==> inputs of run a <==
## ResonantLowPassFilter
module ResonantLowPassFilter(
    input clk,
    input signed [15:0] audio_in,
    input signed [15:0] cutoff,
    input signed [15:0] resonance,
    input signed [15:0] gain,
    input reset_n,
    output reg signed [15:0] filtered_audio
);
Settings: LEC_CHECK=0, ABC_AREA=1, CAP_MARGIN=20, CORE_ASPECT_RATIO=0.71, CORE_MARGIN=2, CORE_UTILIZATION=72, PLACE_DENSITY_LB_ADDON=0.08, SLEW_MARGIN=20; clock period 5.68 ns.
run.sh (not shown) runs the stock make flow with config.mk's settings and CLKGATE_MAP_FILE=.
==> run b: changes against run a <==
--- a/flow/config.mk
+++ b/flow/config.mk
@@ -6,9 +6,6 @@
 export NUM_CORES = 4
 export LEC_CHECK = 0
-export ABC_AREA = 1
 export CAP_MARGIN = 20
-export CORE_ASPECT_RATIO = 0.71
 export CORE_MARGIN = 2
-export CORE_UTILIZATION = 72
-export PLACE_DENSITY_LB_ADDON = 0.08
+export CORE_UTILIZATION = 40
 export SLEW_MARGIN = 20
==> flow/constraint.sdc (replaced) <==
create_clock -name core_clock -period 6.75 [get_ports {clk}]
set_input_delay 1.3500 -clock core_clock [delete_from_list [all_inputs] [get_ports {clk}]]
set_output_delay 1.3500 -clock core_clock [all_outputs]
set_load 0.01 [all_outputs]
==> run c: changes against run a <==
--- a/flow/config.mk
+++ b/flow/config.mk
@@ -6,9 +6,7 @@
 export NUM_CORES = 4
 export LEC_CHECK = 0
-export ABC_AREA = 1
 export CAP_MARGIN = 20
-export CORE_ASPECT_RATIO = 0.71
 export CORE_MARGIN = 2
-export CORE_UTILIZATION = 72
-export PLACE_DENSITY_LB_ADDON = 0.08
+export CORE_UTILIZATION = 58
+export SETUP_SLACK_MARGIN = 0.88
 export SLEW_MARGIN = 20
==> flow/constraint.sdc (replaced) <==
create_clock -name core_clock -period 3.81 [get_ports {clk}]
set_input_delay 0.7620 -clock core_clock [delete_from_list [all_inputs] [get_ports {clk}]]
set_output_delay 0.7620 -clock core_clock [all_outputs]
set_load 0.01 [all_outputs]
==> results <==
Outcome: run c complete, but fails checks; run a complete, but fails checks; run b finished clean
Reasons for failing layout checks: run c negative setup slack; run a negative setup slack; run b -
Comb/total area: run c 0.666; run a 0.646; run b 0.692
Distinct lib cells used: run c 63; run a 37; run b 63
Buffers plus inverters on the worst setup path: run c 5; run a 9; run b 6
Post-Syn Area: run c 23,600 sq um; run a 26,000 sq um; run b 23,600 sq um
Maximum clock rate: run c 0.161 GHz; run a 0.165 GHz; run b 0.154 GHz
Capturing instance or port of the critical path: run c feedback[14]$_DFF_PN0_; run a output_reg[13]$_DFF_PN0_; run b feedback[12]$_DFF_PN0_
Clock-cell share: run c 0.0109; run a 0.0107; run b 0.0116
Syn nets: run c 3,224; run a 4,138; run b 3,224
Max layer used: run c met5; run a met4; run b met4
Register share of the cell area: run c 0.0979; run a 0.0922; run b 0.107
Worst Hold Class: run c in -> async; run a reg -> reg; run b reg -> reg
Number of combinational gates with multiple inputs: run c 1,639; run a 2,160; run b 1,638


==> v37: inputs <==
==> flow/design.v <==
module ResonantLowPassFilter(
    input clk,
    input signed [15:0] audio_in,
    input signed [15:0] cutoff,
    input signed [15:0] resonance,
    input signed [15:0] gain,
    input reset_n,
    output reg signed [15:0] filtered_audio
);
    parameter [15:0] MAX_POS_VALUE = 16'h7FFF;
    parameter [15:0] MIN_NEG_VALUE = -16'h8000;
    reg signed [15:0] state;
    reg signed [15:0] feedback;
    reg signed [15:0] output_reg;
    reg signed [15:0] alpha;
    reg signed [15:0] beta;
    reg signed [15:0] gamma;
    wire signed [31:0] fb_prod  = $signed(state) * $signed(beta);
    wire signed [31:0] out_prod = $signed(state) * $signed(alpha);
    wire signed [16:0] fb_full  = fb_prod >>> 15;
    wire signed [16:0] out_full = out_prod >>> 15;
    wire signed [16:0] st_full  = $signed(audio_in) - $signed(feedback);
    wire signed [16:0] fa_full  = $signed(output_reg) + ($signed(gamma) >>> 1);
    function signed [15:0] sat17;
        input signed [16:0] v;
        begin
            if (v > $signed({MAX_POS_VALUE[15], MAX_POS_VALUE}))
                sat17 = $signed(MAX_POS_VALUE);
            else if (v < $signed({MIN_NEG_VALUE[15], MIN_NEG_VALUE}))
                sat17 = $signed(MIN_NEG_VALUE);
            else
                sat17 = v[15:0];
        end
    endfunction
    always @(posedge clk or negedge reset_n) begin
        if (!reset_n) begin
            state <= $signed(16'h0000);
            feedback <= $signed(16'h0000);
            output_reg <= $signed(16'h0000);
            alpha <= $signed(16'h0000);
            beta <= $signed(16'h0000);
            gamma <= $signed(16'h0000);
            filtered_audio <= $signed(16'h0000);
        end else begin
            alpha <= $signed(cutoff);
            beta <= $signed(resonance);
            gamma <= $signed(gain);
            feedback <= sat17(fb_full);
            state <= sat17(st_full);
            output_reg <= sat17(out_full);
            filtered_audio <= sat17(fa_full);  
        end
    end
endmodule
==> flow/run.sh <==
#!/bin/bash
# the make line also repeats each setting of config.mk as NAME=value (left out here)
make -C /OpenROAD-flow-scripts/flow DESIGN_CONFIG=/design/flow/config.mk WORK_HOME=/design/flow/orfs CLKGATE_MAP_FILE= finish
==> flow/config.mk <==
export PLATFORM = sky130hd
export DESIGN_NAME = ResonantLowPassFilter
export DESIGN_NICKNAME = ResonantLowPassFilter
export VERILOG_FILES = /design/flow/design.v
export SDC_FILE = /design/flow/constraint.sdc
export NUM_CORES = 4
export LEC_CHECK = 0
export CAP_MARGIN = 20
export CELL_PAD_IN_SITES_GLOBAL_PLACEMENT = 0
export CORE_MARGIN = 2
export CORE_UTILIZATION = 63
export CTS_CLUSTER_DIAMETER = 345
export CTS_CLUSTER_SIZE = 16
export HOLD_SLACK_MARGIN = -0.1
export PLACE_DENSITY = 0.42
export SETUP_SLACK_MARGIN = 0.05
export SLEW_MARGIN = 10
export TNS_END_PERCENT = 20
==> flow/constraint.sdc <==
create_clock -name core_clock -period 7.0 [get_ports {clk}]
set_input_delay 1.4000 -clock core_clock [delete_from_list [all_inputs] [get_ports {clk}]]
set_output_delay 1.4000 -clock core_clock [all_outputs]
set_load 0.01 [all_outputs]
==> inputs of v7, as changes to v37 <==
- CELL_PAD_IN_SITES_GLOBAL_PLACEMENT: 0 -> unset
- CORE_MARGIN: 2 -> 7
- CORE_UTILIZATION: 63 -> 40
- CTS_CLUSTER_DIAMETER: 345 -> 34
- CTS_CLUSTER_SIZE: 16 -> unset
- GPL_ROUTABILITY_DRIVEN: unset -> 0
- HOLD_SLACK_MARGIN: -0.1 -> unset
- MAX_ROUTING_LAYER: unset -> met4
- PLACE_DENSITY: 0.42 -> unset
- PLACE_DENSITY_LB_ADDON: unset -> 0.09
- SETUP_SLACK_MARGIN: 0.05 -> unset
- SLEW_MARGIN: 10 -> 20
- TNS_END_PERCENT: 20 -> unset
==> flow_metrics.tcl <==
# place-and-route summary
set metrics [dict create \
    reg2reg_to "feedback[7]" \
    drt_iter0_drc 768 \
    sh_comb_area_pct 69.40 \
    chip_area_um2 65890 \
    row_count 88 \
    final_area_um2 26170 \
    wl_met3_um 1776 \
    seq_area_share_pct 10.65 \
    dp_hpwl_um 47970 \
    status "timing/DRC/antenna clean" \
]
The numbers above come from v7.

==> flow_metrics.tcl <==
# place-and-route summary
set metrics [dict create \
    dp_hpwl_um 42230 \
    sh_comb_area_pct 71.41 \
    chip_area_um2 38960 \
    final_area_um2 25460 \
    wl_met3_um 2243 \
    seq_area_share_pct 11.01 \
    status "timing/DRC/antenna clean" \
]
The numbers above come from v37.



==> try-tundra: inputs <==
RTL: the design.v shown in full above, as it stands there.
==> flow/config.mk <==
export PLATFORM = sky130hd
export DESIGN_NAME = ResonantLowPassFilter
export DESIGN_NICKNAME = ResonantLowPassFilter
export VERILOG_FILES = /design/flow/design.v
export SDC_FILE = /design/flow/constraint.sdc
export NUM_CORES = 4
export LEC_CHECK = 0
export CAP_MARGIN = 20
export CORE_MARGIN = 2
export CORE_UTILIZATION = 40
export SLEW_MARGIN = 20
==> flow/constraint.sdc <==
create_clock -name core_clock -period 7.0 [get_ports {clk}]
set_input_delay 1.4000 -clock core_clock [delete_from_list [all_inputs] [get_ports {clk}]]
set_output_delay 1.4000 -clock core_clock [all_outputs]
set_load 0.01 [all_outputs]
==> try-zinc: changes against try-tundra <==
--- a/flow/config.mk
+++ b/flow/config.mk
@@ -7,5 +7,8 @@
 export LEC_CHECK = 0
 export CAP_MARGIN = 20
 export CORE_MARGIN = 2
-export CORE_UTILIZATION = 40
+export CORE_UTILIZATION = 59
+export CTS_CLUSTER_DIAMETER = 218
+export CTS_CLUSTER_SIZE = 100
 export SLEW_MARGIN = 20
+export TNS_END_PERCENT = 5
==> try-violet: changes against try-tundra <==
--- a/flow/config.mk
+++ b/flow/config.mk
@@ -7,5 +7,9 @@
 export LEC_CHECK = 0
 export CAP_MARGIN = 20
 export CORE_MARGIN = 2
-export CORE_UTILIZATION = 40
+export CORE_UTILIZATION = 42
+export CTS_CLUSTER_DIAMETER = 218
+export CTS_CLUSTER_SIZE = 100
+export PLACE_DENSITY = 0.88
 export SLEW_MARGIN = 20
+export TNS_END_PERCENT = 5
==> try-yarrow: changes against try-tundra <==
--- a/flow/config.mk
+++ b/flow/config.mk
@@ -7,5 +7,10 @@
 export LEC_CHECK = 0
 export CAP_MARGIN = 20
 export CORE_MARGIN = 2
-export CORE_UTILIZATION = 40
+export CORE_UTILIZATION = 55
+export CTS_CLUSTER_DIAMETER = 218
+export CTS_CLUSTER_SIZE = 100
+export HOLD_SLACK_MARGIN = 0.25
+export SETUP_SLACK_MARGIN = -0.63
 export SLEW_MARGIN = 20
+export TNS_END_PERCENT = 5
==> flow_metrics.tcl <==
# yosys + openroad results
set metrics [dict create \
    fillers 3674 \
    drt_first_pass_iters 6 \
    grt_util_met2_pct 43.69 \
    grt_pass1_vias 17746 \
    sh_seq_area_pct 10.77 \
    comb-cell-share_pct 70.45 \
    clkTransAtPathRegs_ns 0.08 \
    status "timing/DRC/antenna clean" \
    crit_end "feedback[12]" \
    buffer_area_share_pct 6.017 \
    clkbuf_count 9 \
    wl_per_cell_um 17.42 \
]
That was try-yarrow.
==> flow_metrics.tcl <==
# yosys + openroad results
set metrics [dict create \
    comb-cell-share_pct 69.80 \
    status "timing/DRC/antenna clean" \
    crit_end "output_reg[3]" \
    drt_first_pass_iters 7 \
    sh_seq_area_pct 10.76 \
    buffer_area_share_pct 5.827 \
    clkbuf_count 9 \
]
That was try-tundra.
==> flow_metrics.tcl <==
# yosys + openroad results
set metrics [dict create \
    status "timing/DRC/antenna clean" \
    fillers 3339 \
    grt_util_met2_pct 46.62 \
    clkbuf_count 11 \
    grt_pass1_vias 18086 \
    clkTransAtPathRegs_ns 0.08 \
    drt_first_pass_iters 5 \
]
That was try-zinc.
==> flow_metrics.tcl <==
# yosys + openroad results
set metrics [dict create \
    drt_first_pass_iters 5 \
    wl_per_cell_um 15.57 \
    grt_pass1_vias 18348 \
    crit_end "feedback[7]" \
    clkbuf_count 9 \
    fillers 5013 \
    status "timing/DRC/antenna clean" \
]
That was try-violet.
